## run 1
Design cordic, start of the top module:
module cordic(clk, angle, sine, cosine);
  input clk;
  input signed [31:0] angle;  
  output signed [15:0] sine;  
  output signed [15:0] cosine;
  reg signed [15:0] x [0:12];
  reg signed [15:0] y [0:12];
  reg signed [31:0] z [0:12];
  parameter scaling_factor = 19896;  
  wire [1:0] sector;
  assign sector = angle[31:30];
  assign sine = y[12];
  assign cosine = x[12];
  wire signed [31:0] theta [0:12];
  assign theta [ 0] = 'h20000000;   
  assign theta [ 1] = 'h12E4051D;   
  assign theta [ 2] = 'h9FB385B;    
  assign theta [ 3] = 'h51111D4;    
  assign theta [ 4] = 'h28B0D43;    
  assign theta [ 5] = 'h145D7E1;    
  assign theta [ 6] = 'hA2F61E;     
  assign theta [ 7] = 'h517C55;     
  assign theta [ 8] = 'h28BE53;     
  assign theta [ 9] = 'h145F2E;     
  assign theta [10] = 'hA2F98;      
  assign theta [11] = 'h517CC;      
  assign theta [12] = 'h28BE6;      
  always @(posedge clk)
  begin 
    if (sector == 2'b00) begin
	  x[0] <= scaling_factor;
      y[0] <= 0;
      z[0] <= angle;      
    end
    else if  (sector == 2'b11) begin
	  x[0] <= scaling_factor;
      y[0] <= 0;
      z[0] <= angle;      
    end      
    else if (sector == 2'b01) begin
      x[0] <= -0;
      y[0] <= scaling_factor;
      z[0] <= {2'b00,angle[29:0]};      
    end
    else if (sector == 2'b10) begin
      x[0] <= 0;
      y[0] <= -scaling_factor;
      z[0] <= {2'b11,angle[29:0]};
    end
  end
  genvar i;
  generate
    for (i=0; i<13; i=i+1)
      begin
        wire sgn; 
	assign sgn = z[i][31];  
	wire signed [15:0] xnew, ynew;
        assign xnew = x[i] >>> i;  
        assign ynew = y[i] >>> i;
        always @(posedge clk)
          begin
            if (sgn==1)
              begin
                x[i+1] <= x[i]+ynew;
                y[i+1] <= y[i]-xnew;
                z[i+1] <= z[i]+theta[i];
              end
            else
              begin
                x[i+1] <= x[i]-ynew;
                y[i+1] <= y[i]+xnew;
                z[i+1] <= z[i]-theta[i];
              end
          end
      end
  endgenerate
endmodule
Size in the first run: about 720 flip-flops, roughly 47,000 sq um of cells after synthesis.
Settings: LEC_CHECK=0, CAP_MARGIN=20, CORE_MARGIN=2, CORE_UTILIZATION=57, SETUP_SLACK_MARGIN=0.72, SLEW_MARGIN=20; clock period 2.61 ns.
run.sh (not shown) runs the stock make flow with config.mk's settings and CLKGATE_MAP_FILE=.
Finished, but not clean: run 1, with setup timing.
Relative to run 1, the following input files were edited for run 2:
Settings: setting CTS_CLUSTER_DIAMETER to 202 for the first time; removing SETUP_SLACK_MARGIN (formerly 0.72); setting CTS_CLUSTER_SIZE to 14 for the first time; changing CORE_UTILIZATION from 57 to 72; changing the clock period (ns, I/O delays scaled along) from 2.61 to 1.79.
==> results <==
Run 2 | ERROR | detailed placement. From run 2 to run 1, summed instance area of the synthesized netlist did not move at all. From run 2 to run 1, share of cell area taken by muxes after synthesis did not move at all. Run 2 vs. run 1: count of standard-cell rows went down by 11%. Overall die area shrinks by more than 10% when moving from run 1 to run 2. Vertical die size went down by more than 10% going from run 1 to run 2. Re chip width: run 2 is 32 um down on run 1. Run 2 ends up with a floorplan-stage core utilization that is 15 points higher than in run 1.
Input-level comparison between run 3 and run 2:
Settings: CTS_CLUSTER_SIZE: 14 -> 98; CORE_UTILIZATION: 72 -> 60; CTS_CLUSTER_DIAMETER: 202 -> unset; the clock period (ns, I/O delays scaled along): 1.79 -> 2.78.
==> results <==
Chip area line of the yosys report came out exactly the same in run 3 and run 2.
In the flow results for run 3 and run 2, the site row count is larger on run 3.
Die size: run 3 exceeds run 2
Of run 2 and run 3, not a single run came through the flow clean.
As the logs show, run 2 stopped at detailed placement after a tool error, so it never reached the end of the flow.
Run 3: flow complete, layout not clean; failing: setup timing
The weighted congestion at the end of routability-driven global placement in run 3 sits 0.022 below the value recorded for run 2.
Edits applied to the flow inputs when going from run 3 to run 4:
Settings: PLACE_DENSITY: unset -> 0.42; CAP_MARGIN: 20 -> 40; CTS_CLUSTER_SIZE: 98 -> 10; HOLD_SLACK_MARGIN: unset -> 0.3; CORE_UTILIZATION: 60 -> 72; ABC_AREA: unset -> 1; the clock period (ns, I/O delays scaled along): 2.78 -> 2.59.
[summary]
What the final checks of run 4 revealed, after a flow that finished every stage, was a layout that fails on setup timing. met5 as the top layer reached by signal wires was reported by run 4, and met4 by run 3. Number of cells on the worst hold path (higher): run 4. Total wire length in run 4 is 33% higher than in run 3.
The inputs of run 5 differ from those of run 4 as listed below.
Settings: an added TNS_END_PERCENT of 5; an added CTS_CLUSTER_DIAMETER of 49; an added PLACE_DENSITY_LB_ADDON of 0.08; an added SETUP_SLACK_MARGIN of 0.31; a change of CAP_MARGIN from 40 to 20; a deleted HOLD_SLACK_MARGIN that had been 0.3; a deleted PLACE_DENSITY that had been 0.42; an added CORE_ASPECT_RATIO of 1.12; a change of the clock period (ns, I/O delays scaled along) from 2.59 to 1.03.
### Flow results
- Among run 5 and run 4, the run that stopped before the end is run 5, and it is the only one.
- clock tree synthesis: run 5 exited with error
- From run 4 to run 5 the numbers moved as follows: area of the die essentially unchanged; final weighted congestion of routability-driven global placement has increased; count of placed standard cells including taps shows an increase of 1,536.
Setup changes, run 5 to run 6
Settings: putting PLACE_DENSITY at 0.42 where nothing was set; clearing TNS_END_PERCENT, which used to be 5; clearing PLACE_DENSITY_LB_ADDON, which used to be 0.08; clearing CORE_ASPECT_RATIO, which used to be 1.12; clearing SETUP_SLACK_MARGIN, which used to be 0.31; clearing CTS_CLUSTER_DIAMETER, which used to be 49; swapping 1.03 for 2.59 in the clock period (ns, I/O delays scaled along).
Results
The flow for run 6 finished, though final verification flagged setup timing. Delta(weighted congestion at the end of routability-driven global placement, run 6 - run 5) < 0. From run 5 to run 6 the numbers moved as follows: area of the chip saw little to no change; cell area after placement now sits lower; area inside the core boundary did not really move; floorplan core density held steady. Placed instance count, run 6 vs run 5: down by more than 10%.
